Design prince_enc, start of the top module:
module prince_enc (
    input  wire         clk,
    input  wire         rst,         
    input  wire         in_valid,
    output wire         in_ready,
    input  wire [63:0]  plaintext,
    input  wire [127:0] key,         
    output reg          out_valid,
    output reg  [63:0]  ciphertext
);
Size: about 6600 cells after synthesis, roughly 260 flip-flops, roughly 260 I/O pins, ~63000 um^2 of cells after synthesis.
Settings: LEC_CHECK=0, CAP_MARGIN=0, CELL_PAD_IN_SITES_GLOBAL_PLACEMENT=2, CORE_ASPECT_RATIO=0.7, CORE_MARGIN=10, CORE_UTILIZATION=40, CTS_CLUSTER_SIZE=29, GPL_ROUTABILITY_DRIVEN=0, GPL_TIMING_DRIVEN=0, HOLD_SLACK_MARGIN=-0.08, MAX_ROUTING_LAYER=met4, MIN_ROUTING_LAYER=met2, PLACE_DENSITY_LB_ADDON=0.15, SETUP_SLACK_MARGIN=0.51, SLEW_MARGIN=25, TNS_END_PERCENT=55; clock period 25.2 ns.
run.sh (not shown) runs the stock make flow with config.mk's settings and CLKGATE_MAP_FILE=.
The first run ended with an error in global routing.
Edit:
Settings changed: CAP_MARGIN 0 to 20, CELL_PAD_IN_SITES_GLOBAL_PLACEMENT 2 to unset, CORE_ASPECT_RATIO 0.7 to unset, CORE_MARGIN 10 to 2, CORE_UTILIZATION 40 to 66, CTS_CLUSTER_SIZE 29 to unset, GPL_ROUTABILITY_DRIVEN 0 to unset, GPL_TIMING_DRIVEN 0 to unset, HOLD_SLACK_MARGIN -0.08 to unset, MAX_ROUTING_LAYER met4 to unset, MIN_ROUTING_LAYER met2 to unset, PLACE_DENSITY_LB_ADDON 0.15 to unset, SETUP_SLACK_MARGIN 0.51 to unset, SLEW_MARGIN 25 to 20, TNS_END_PERCENT 55 to unset.
Clock period 25.2 ns to 17.6 ns, I/O delays scaled along.
Effect: This time the run stopped in clock tree synthesis (DPL-0033). Die size goes down by 44%. Synthesized area is unchanged. Synthesized cell count stays the same.
Edit:
Settings changed: CELL_PAD_IN_SITES_GLOBAL_PLACEMENT set to 2, CORE_UTILIZATION 66 to 40, CTS_CLUSTER_SIZE set to 29, MAX_ROUTING_LAYER set to met4, TNS_END_PERCENT set to 55.
Clock period 17.6 ns to 22.0 ns, I/O delays scaled along.
=>
- This time the run completed with no timing, DRC or antenna violations
- synthesized cell count is unchanged
- die size went up by 64%
- synthesized area is unchanged
Edit:
Settings changed: CELL_PAD_IN_SITES_GLOBAL_PLACEMENT 2 to unset, MAX_ROUTING_LAYER met4 to unset.
Outcome: Non-clock buffer count falls by 193; wire length is lower by roughly a tenth; worst hold slack is better by 0.20 ns; clock skew is about the same; sequential share of layout area rises by 0.23 points; cell area drops by a few percent; count of clock-buffer cells in the layout falls by 2.


## MS
Starting RTL as in the previous note.
clock: 12.5 ns
lec_check: 0
cap_margin: 20
cell_pad_in_sites_detail_placement: 1
cell_pad_in_sites_global_placement: 0
core_margin: 2
core_utilization: 40
cts_cluster_diameter: 252
cts_cluster_size: 35
min_routing_layer: met2
place_density_lb_addon: 0.03
slew_margin: 10
Flow for MS halted at 5_1_grt, error code GRT-0232.
Inputs modified between MS and PW:
Settings: a deleted CELL_PAD_IN_SITES_GLOBAL_PLACEMENT that had been 0; a change of SLEW_MARGIN from 10 to 20; a deleted CELL_PAD_IN_SITES_DETAIL_PLACEMENT that had been 1; an added SETUP_SLACK_MARGIN of 1.08; a change of CORE_UTILIZATION from 40 to 72; a change of CTS_CLUSTER_SIZE from 35 to 10; a deleted CTS_CLUSTER_DIAMETER that had been 252; an added ABC_AREA of 1; a deleted MIN_ROUTING_LAYER that had been met2; a change of CAP_MARGIN from 20 to 15; a deleted PLACE_DENSITY_LB_ADDON that had been 0.03; an added PLACE_DENSITY of 0.6; a change of the clock period (ns, I/O delays scaled along) from 12.5 to 15.2.
--- outcome ---
- In the summary table, PW is marked failed, with error GRT-0116 raised in 5_1_grt.
- In the tables for MS and PW, total instance count after detailed placement reads lower with MS.
- Looking at count of standard-cell rows across MS and PW, the one that comes out lower is PW.
- The area reported by Yosys stat in PW sits about 33% above the value recorded for MS.
- Mux cell area share after synthesis sits lower in PW than in MS.
- Die size: PW vs MS down about 26%
- PW vs. MS: post-synthesis sequential area ratio went down by 3.1 points.


prince_enc again, from the RTL that the note above started with.
export LEC_CHECK = 0
export CAP_MARGIN = 20
export CELL_PAD_IN_SITES_GLOBAL_PLACEMENT = 2
export CORE_ASPECT_RATIO = 0.61
export CORE_MARGIN = 10
export CORE_UTILIZATION = 40
export CTS_CLUSTER_SIZE = 29
export GPL_TIMING_DRIVEN = 0
export MAX_ROUTING_LAYER = met4
export MIN_ROUTING_LAYER = met2
export PLACE_DENSITY_LB_ADDON = 0.22
export SLEW_MARGIN = 25
export TNS_END_PERCENT = 55
create_clock -name core_clock -period 22.0 [get_ports {clk}]
The starting point failed in global routing (5_1_grt) with GRT-0116.
Next try:
- ABC_AREA: default -> 1
- CELL_PAD_IN_SITES_GLOBAL_PLACEMENT: 2 -> default
- CORE_ASPECT_RATIO: 0.61 -> default
- CORE_MARGIN: 10 -> 2
- CORE_UTILIZATION: 40 -> 72
- CTS_CLUSTER_SIZE: 29 -> default
- GPL_TIMING_DRIVEN: 0 -> default
- MAX_ROUTING_LAYER: met4 -> default
- MIN_ROUTING_LAYER: met2 -> default
- PLACE_DENSITY: default -> 0.6
- PLACE_DENSITY_LB_ADDON: 0.22 -> default
- SETUP_SLACK_MARGIN: default -> -1.22
- SLEW_MARGIN: 25 -> 20
- TNS_END_PERCENT: 55 -> default
- clock period: 22.0 -> 15.2 ns (I/O delays scaled with it)
The changed run stopped in global routing (5_1_grt) (GRT-0116). Die size shrinks by 31%. Synthesized cell count grows by 140%. Synthesized area is higher by 33%.
Next try:
- ABC_AREA: 1 -> default
- CORE_UTILIZATION: 72 -> 70
- CTS_CLUSTER_DIAMETER: default -> 381
- CTS_CLUSTER_SIZE: default -> 20
- SETUP_SLACK_MARGIN: -1.22 -> -1.17
- clock period: 15.2 -> 11.8 ns (I/O delays scaled with it)
This time the run aborted during detailed placement (3_5_place_dp) with DPL-0033.
Area after synthesis shrinks by 25%.
Die area goes down by 23%.
Synthesized cell count is lower by 59%.
Next try:
- CORE_UTILIZATION: 70 -> 46
- CTS_CLUSTER_DIAMETER: 381 -> default
- CTS_CLUSTER_SIZE: 20 -> default
- SETUP_SLACK_MARGIN: -1.17 -> default
- clock period: 11.8 -> 21.4 ns (I/O delays scaled with it)
The changed run passed the timing, design-rule and antenna checks.
Die size is higher by 51%.
Area after synthesis stays the same.
Synthesized cell count does not change.
Next try:
- CORE_UTILIZATION: 46 -> 40
Result:
- The new run completed with no timing, DRC or antenna violations
- final area climbs by 0.84%
- wire length is about the same
- utilization came out lower by 6.0 points
Next try:
- CELL_PAD_IN_SITES_GLOBAL_PLACEMENT: default -> 2
- CORE_ASPECT_RATIO: default -> 0.61
- CORE_MARGIN: 2 -> 10
- CTS_CLUSTER_SIZE: default -> 29
- MAX_ROUTING_LAYER: default -> met4
- PLACE_DENSITY: 0.6 -> default
- PLACE_DENSITY_LB_ADDON: default -> 0.22
- TNS_END_PERCENT: default -> 55
- clock period: 21.4 -> 22.0 ns (I/O delays scaled with it)
The changed run produced a clean layout; die size goes up by 8.4%; core utilization rose by 1.6 points; cell area came out higher by 3.3%; non-clock buffer count is higher by 340; hold slack gets worse by 0.039 ns.
